==> inputs of run a <==
==> flow/design.v <==
module distortion_correction #(
    parameter DATA_WIDTH = 16,
    parameter H_RES = 1280,
    parameter V_RES = 720
)(
    input clk,
    input rst_n,
    input [15:0] fx, fy,       
    input [15:0] cx, cy,       
    input [15:0] k1, k2, k3,   
    input valid_params,
    input [DATA_WIDTH-1:0] vin_data,
    input vin_de, vin_vs, vin_hs,
    input [9:0] pixel_x, pixel_y,
    output reg [DATA_WIDTH-1:0] vout_data,
    output reg vout_de, vout_vs, vout_hs,
    input [15:0] ram_rd_data,
    output reg [19:0] ram_rd_addr,
    output reg ram_rd_en
);
    localparam IDLE = 2'b00;
    localparam CALC = 2'b01;
    localparam WAIT = 2'b10;
    localparam OUT  = 2'b11;
    reg [1:0] state, next_state;
    reg signed [15:0] x_norm, y_norm;       
    reg signed [31:0] x2, y2, r2;           
    reg signed [31:0] r4, r6;               
    reg signed [31:0] distortion_factor;    
    reg signed [15:0] x_distorted, y_distorted;   
    reg [9:0] corrected_x, corrected_y;     
    reg [9:0] px_d1, py_d1, px_d2, py_d2;
    reg de_d1, vs_d1, hs_d1;
    reg de_d2, vs_d2, hs_d2;
    reg de_d3, vs_d3, hs_d3;
    reg [2:0] calc_cnt;
    always @(posedge clk or negedge rst_n) begin
        if (!rst_n) begin
            state <= IDLE;
        end else begin
            state <= next_state;
        end
    end
    always @(*) begin
        case (state)
            IDLE: next_state = (vin_de && valid_params) ? CALC : IDLE;
            CALC: next_state = (calc_cnt == 3'd4) ? WAIT : CALC;
            WAIT: next_state = OUT;
            OUT:  next_state = IDLE;
            default: next_state = IDLE;
        endcase
    end
    always @(posedge clk or negedge rst_n) begin
        if (!rst_n) begin
            calc_cnt <= 0;
            x_norm <= 0; y_norm <= 0;
            x2 <= 0; y2 <= 0; r2 <= 0;
            r4 <= 0; r6 <= 0;
            distortion_factor <= 0;
            x_distorted <= 0; y_distorted <= 0;
            corrected_x <= 0; corrected_y <= 0;
        end else begin
            case (state)
                IDLE: begin
                    calc_cnt <= 0;
                    if (vin_de && valid_params) begin
                        x_norm <= (pixel_x - cx);
                        y_norm <= (pixel_y - cy);
                    end
                end
                CALC: begin
                    calc_cnt <= calc_cnt + 1;
                    case (calc_cnt)
                        3'd0: begin
                            x2 <= x_norm * x_norm;
                            y2 <= y_norm * y_norm;
                        end
                        3'd1: begin
                            r2 <= x2 + y2;
                        end
                        3'd2: begin
                            r4 <= (r2 * r2) >> 16;   
                            r6 <= (r2 * r2 * r2) >> 24;
                        end
                        3'd3: begin
                            distortion_factor <= 32'h10000 + 
                                               ((k1 * r2) >> 8) + 
                                               ((k2 * r4) >> 8) + 
                                               ((k3 * r6) >> 8);
                        end
                        3'd4: begin
                            x_distorted <= (x_norm * distortion_factor) >> 16;
                            y_distorted <= (y_norm * distortion_factor) >> 16;
                        end
                    endcase
                end
                WAIT: begin
                    corrected_x <= cx + x_distorted;
                    corrected_y <= cy + y_distorted;
                end
                default: begin
                    calc_cnt <= 0;
                end
            endcase
        end
    end
    wire in_bounds = (corrected_x < H_RES) && (corrected_y < V_RES) && 
                    (corrected_x >= 0) && (corrected_y >= 0);
    always @(posedge clk or negedge rst_n) begin
        if (!rst_n) begin
            px_d1 <= 0; py_d1 <= 0; px_d2 <= 0; py_d2 <= 0;
            de_d1 <= 0; vs_d1 <= 0; hs_d1 <= 0;
            de_d2 <= 0; vs_d2 <= 0; hs_d2 <= 0;
            de_d3 <= 0; vs_d3 <= 0; hs_d3 <= 0;
            ram_rd_addr <= 0;
            ram_rd_en <= 0;
            vout_data <= 0;
            vout_de <= 0; vout_vs <= 0; vout_hs <= 0;
        end else begin
            px_d1 <= pixel_x; py_d1 <= pixel_y;
            px_d2 <= px_d1;   py_d2 <= py_d1;
            de_d1 <= vin_de; vs_d1 <= vin_vs; hs_d1 <= vin_hs;
            de_d2 <= de_d1;  vs_d2 <= vs_d1;  hs_d2 <= hs_d1;
            de_d3 <= de_d2;  vs_d3 <= vs_d2;  hs_d3 <= hs_d2;
            if (state == OUT) begin
                if (valid_params && de_d3 && in_bounds) begin
                    ram_rd_addr <= corrected_y * H_RES + corrected_x;
                    ram_rd_en <= 1'b1;
                end else begin
                    ram_rd_addr <= py_d2 * H_RES + px_d2;
                    ram_rd_en <= de_d3;
                end
            end else begin
                ram_rd_en <= 1'b0;
            end
            vout_data <= ram_rd_data;
            vout_de <= de_d3;
            vout_vs <= vs_d3;
            vout_hs <= hs_d3;
        end
    end
endmodule
==> flow/run.sh <==
#!/bin/bash
# the make line also repeats each setting of config.mk as NAME=value (left out here)
make -C /OpenROAD-flow-scripts/flow DESIGN_CONFIG=/design/flow/config.mk WORK_HOME=/design/flow/orfs CLKGATE_MAP_FILE= finish
==> flow/config.mk <==
export PLATFORM = sky130hd
export DESIGN_NAME = distortion_correction
export DESIGN_NICKNAME = distortion_correction
export VERILOG_FILES = /design/flow/design.v
export SDC_FILE = /design/flow/constraint.sdc
export NUM_CORES = 4
export LEC_CHECK = 0
export ABC_AREA = 1
export CAP_MARGIN = 0
export CELL_PAD_IN_SITES_DETAIL_PLACEMENT = 0
export CORE_MARGIN = 2
export CORE_UTILIZATION = 72
export CTS_CLUSTER_DIAMETER = 28
export CTS_CLUSTER_SIZE = 56
export GPL_TIMING_DRIVEN = 1
export HOLD_SLACK_MARGIN = 0.11
export PLACE_DENSITY = 0.64
export SETUP_SLACK_MARGIN = -0.6
export SLEW_MARGIN = 20
export TNS_END_PERCENT = 10
==> flow/constraint.sdc <==
create_clock -name core_clock -period 9.56 [get_ports {clk}]
set_input_delay 1.9120 -clock core_clock [delete_from_list [all_inputs] [get_ports {clk}]]
set_output_delay 1.9120 -clock core_clock [all_outputs]
set_load 0.01 [all_outputs]
==> run b (differences from run a) <==
- ABC_AREA: 1 -> default
- PLACE_DENSITY: 0.64 -> default
- PLACE_DENSITY_LB_ADDON: default -> 0.11
==> flow/constraint.sdc (replaced) <==
create_clock -name core_clock -period 11.1 [get_ports {clk}]
set_input_delay 2.2200 -clock core_clock [delete_from_list [all_inputs] [get_ports {clk}]]
set_output_delay 2.2200 -clock core_clock [all_outputs]
set_load 0.01 [all_outputs]
==> run c (differences from run a) <==
- ABC_AREA: 1 -> default
- CAP_MARGIN: 0 -> 20
- CELL_PAD_IN_SITES_DETAIL_PLACEMENT: 0 -> default
- CORE_UTILIZATION: 72 -> 52
- CTS_CLUSTER_DIAMETER: 28 -> default
- CTS_CLUSTER_SIZE: 56 -> default
- GPL_TIMING_DRIVEN: 1 -> default
- HOLD_SLACK_MARGIN: 0.11 -> default
- PLACE_DENSITY: 0.64 -> default
- SETUP_SLACK_MARGIN: -0.6 -> default
- TNS_END_PERCENT: 10 -> default
==> flow/constraint.sdc (replaced) <==
create_clock -name core_clock -period 11.4 [get_ports {clk}]
set_input_delay 2.2800 -clock core_clock [delete_from_list [all_inputs] [get_ports {clk}]]
set_output_delay 2.2800 -clock core_clock [all_outputs]
set_load 0.01 [all_outputs]
==> notes <==
Run b finished but fails on setup timing. Run c produced a layout that fails on setup timing. Run a ran to the end with violations: setup timing. Against run c, the synthesized cell count of run a is higher by 18%. The lowest die size belongs to run b, the highest to run c. Final cell count, highest first: run a, run c, run b.
==> figures <==
quantity	run c	run b	run a
Chip Area	196700 um^2	142500 um^2	148000 um^2
Final-layout fill cell count	17370	9001	9475
Buffers outside the clock class	818	846	1045
Result of the run	complete, but fails checks	complete, but fails checks	complete, but fails checks
Reasons for failing layout checks	setup timing	setup timing	setup timing
Number of distinct library cell variants in the gate-level netlist after synthesis	77	77	68
Total number of H-tree levels	2	3	3
Antenna cell count	1	6	5
Wire per inst	19.77 um	20.31 um	20.48 um
Final cell area excluding filler cells	110700 um^2	111800 um^2	116800 um^2
Via count of the first global-routing pass	80460	85050	95230


==> run C: inputs <==
Starts from the design.v that is shown in full above.
Settings: LEC_CHECK=0, ABC_AREA=1, CAP_MARGIN=0, CELL_PAD_IN_SITES_DETAIL_PLACEMENT=0, CORE_MARGIN=2, CORE_UTILIZATION=72, CTS_CLUSTER_DIAMETER=28, CTS_CLUSTER_SIZE=56, GPL_TIMING_DRIVEN=1, HOLD_SLACK_MARGIN=0.11, PLACE_DENSITY=0.64, SETUP_SLACK_MARGIN=2.68, SLEW_MARGIN=20, TNS_END_PERCENT=80; clock period 9.56 ns.
run.sh (not shown) runs the stock make flow with config.mk's settings and CLKGATE_MAP_FILE=.
==> inputs of run P, as changes to run C <==
CAP_MARGIN = 35   (was 0)
CELL_PAD_IN_SITES_DETAIL_PLACEMENT = unset   (was 0)
CTS_CLUSTER_DIAMETER = 206   (was 28)
CTS_CLUSTER_SIZE = 15   (was 56)
GPL_TIMING_DRIVEN = unset   (was 1)
HOLD_SLACK_MARGIN = -0.04   (was 0.11)
PLACE_DENSITY = 0.87   (was 0.64)
SETUP_SLACK_MARGIN = -0.56   (was 2.68)
TNS_END_PERCENT = unset   (was 80)
==> flow/constraint.sdc (replaced) <==
create_clock -name core_clock -period 9.9 [get_ports {clk}]
set_input_delay 1.9800 -clock core_clock [delete_from_list [all_inputs] [get_ports {clk}]]
set_output_delay 1.9800 -clock core_clock [all_outputs]
set_load 0.01 [all_outputs]
==> inputs of run K, as changes to run C <==
CAP_MARGIN = 20   (was 0)
CELL_PAD_IN_SITES_DETAIL_PLACEMENT = 2   (was 0)
CELL_PAD_IN_SITES_GLOBAL_PLACEMENT = 1   (was unset)
CORE_ASPECT_RATIO = 0.74   (was unset)
CORE_MARGIN = 5   (was 2)
CORE_UTILIZATION = 60   (was 72)
CTS_CLUSTER_DIAMETER = unset   (was 28)
CTS_CLUSTER_SIZE = 33   (was 56)
GPL_ROUTABILITY_DRIVEN = 0   (was unset)
GPL_TIMING_DRIVEN = 0   (was 1)
HOLD_SLACK_MARGIN = unset   (was 0.11)
MAX_ROUTING_LAYER = met5   (was unset)
MIN_ROUTING_LAYER = met1   (was unset)
PLACE_DENSITY = unset   (was 0.64)
PLACE_DENSITY_LB_ADDON = 0.15   (was unset)
SETUP_SLACK_MARGIN = unset   (was 2.68)
TNS_END_PERCENT = 90   (was 80)
==> flow/constraint.sdc (replaced) <==
create_clock -name core_clock -period 20.0 [get_ports {clk}]
set_input_delay 4.0000 -clock core_clock [delete_from_list [all_inputs] [get_ports {clk}]]
set_output_delay 4.0000 -clock core_clock [all_outputs]
set_load 0.01 [all_outputs]
==> results.json <==
{
  "die_area_um2": 182000,
  "failing_step": "detailed placement",
  "outcome": "did not finish",
  "error_line": "Error: detail_place.tcl, 38 bad optional access",
  "syn_area_per_cell_um2": 8.12,
  "row_count": 131,
  "dieWidth_um": 495,
  "yosysTopAreaCell": "fa_1",
  "portBuffers": 126,
  "initial_core_util_pct": 60.5,
  "die-height_um": 369,
  "ios": 210
}
(the above is from run K)
==> results.json <==
{
  "outcome": "complete, but fails checks",
  "violations": "setup timing",
  "yosys.area_share.xor_xnor_pct": 3.14,
  "initial_core_util_pct": 72.6,
  "setup_ws_ns": -2.65,
  "cp_max_fo": 5,
  "cts_hold_buf": 0,
  "ios": 210,
  "yosysTopAreaCell": "fa_1",
  "dieWidth_um": 385,
  "die-height_um": 385,
  "syn_area_per_cell_um2": 8.12,
  "setup_viol": 16,
  "clock_skew_ns": 0.103,
  "routabilityCongestion": 1.00,
  "portBuffers": 161
}
(the above is from run C)
==> results.json <==
{
  "outcome": "complete, but fails checks",
  "violations": "setup timing",
  "portBuffers": 161,
  "yosysTopAreaCell": "fa_1",
  "row_count": 139,
  "setup_viol": 9,
  "die_area_um2": 148000,
  "setup_ws_ns": -2.23,
  "grt_start_max_net_pins": 166,
  "syn_area_per_cell_um2": 8.12,
  "dieWidth_um": 385,
  "ys_warn_count": 1,
  "n_tap_cell": 1903,
  "initial_core_util_pct": 72.6,
  "ios": 210
}
(the above is from run P)
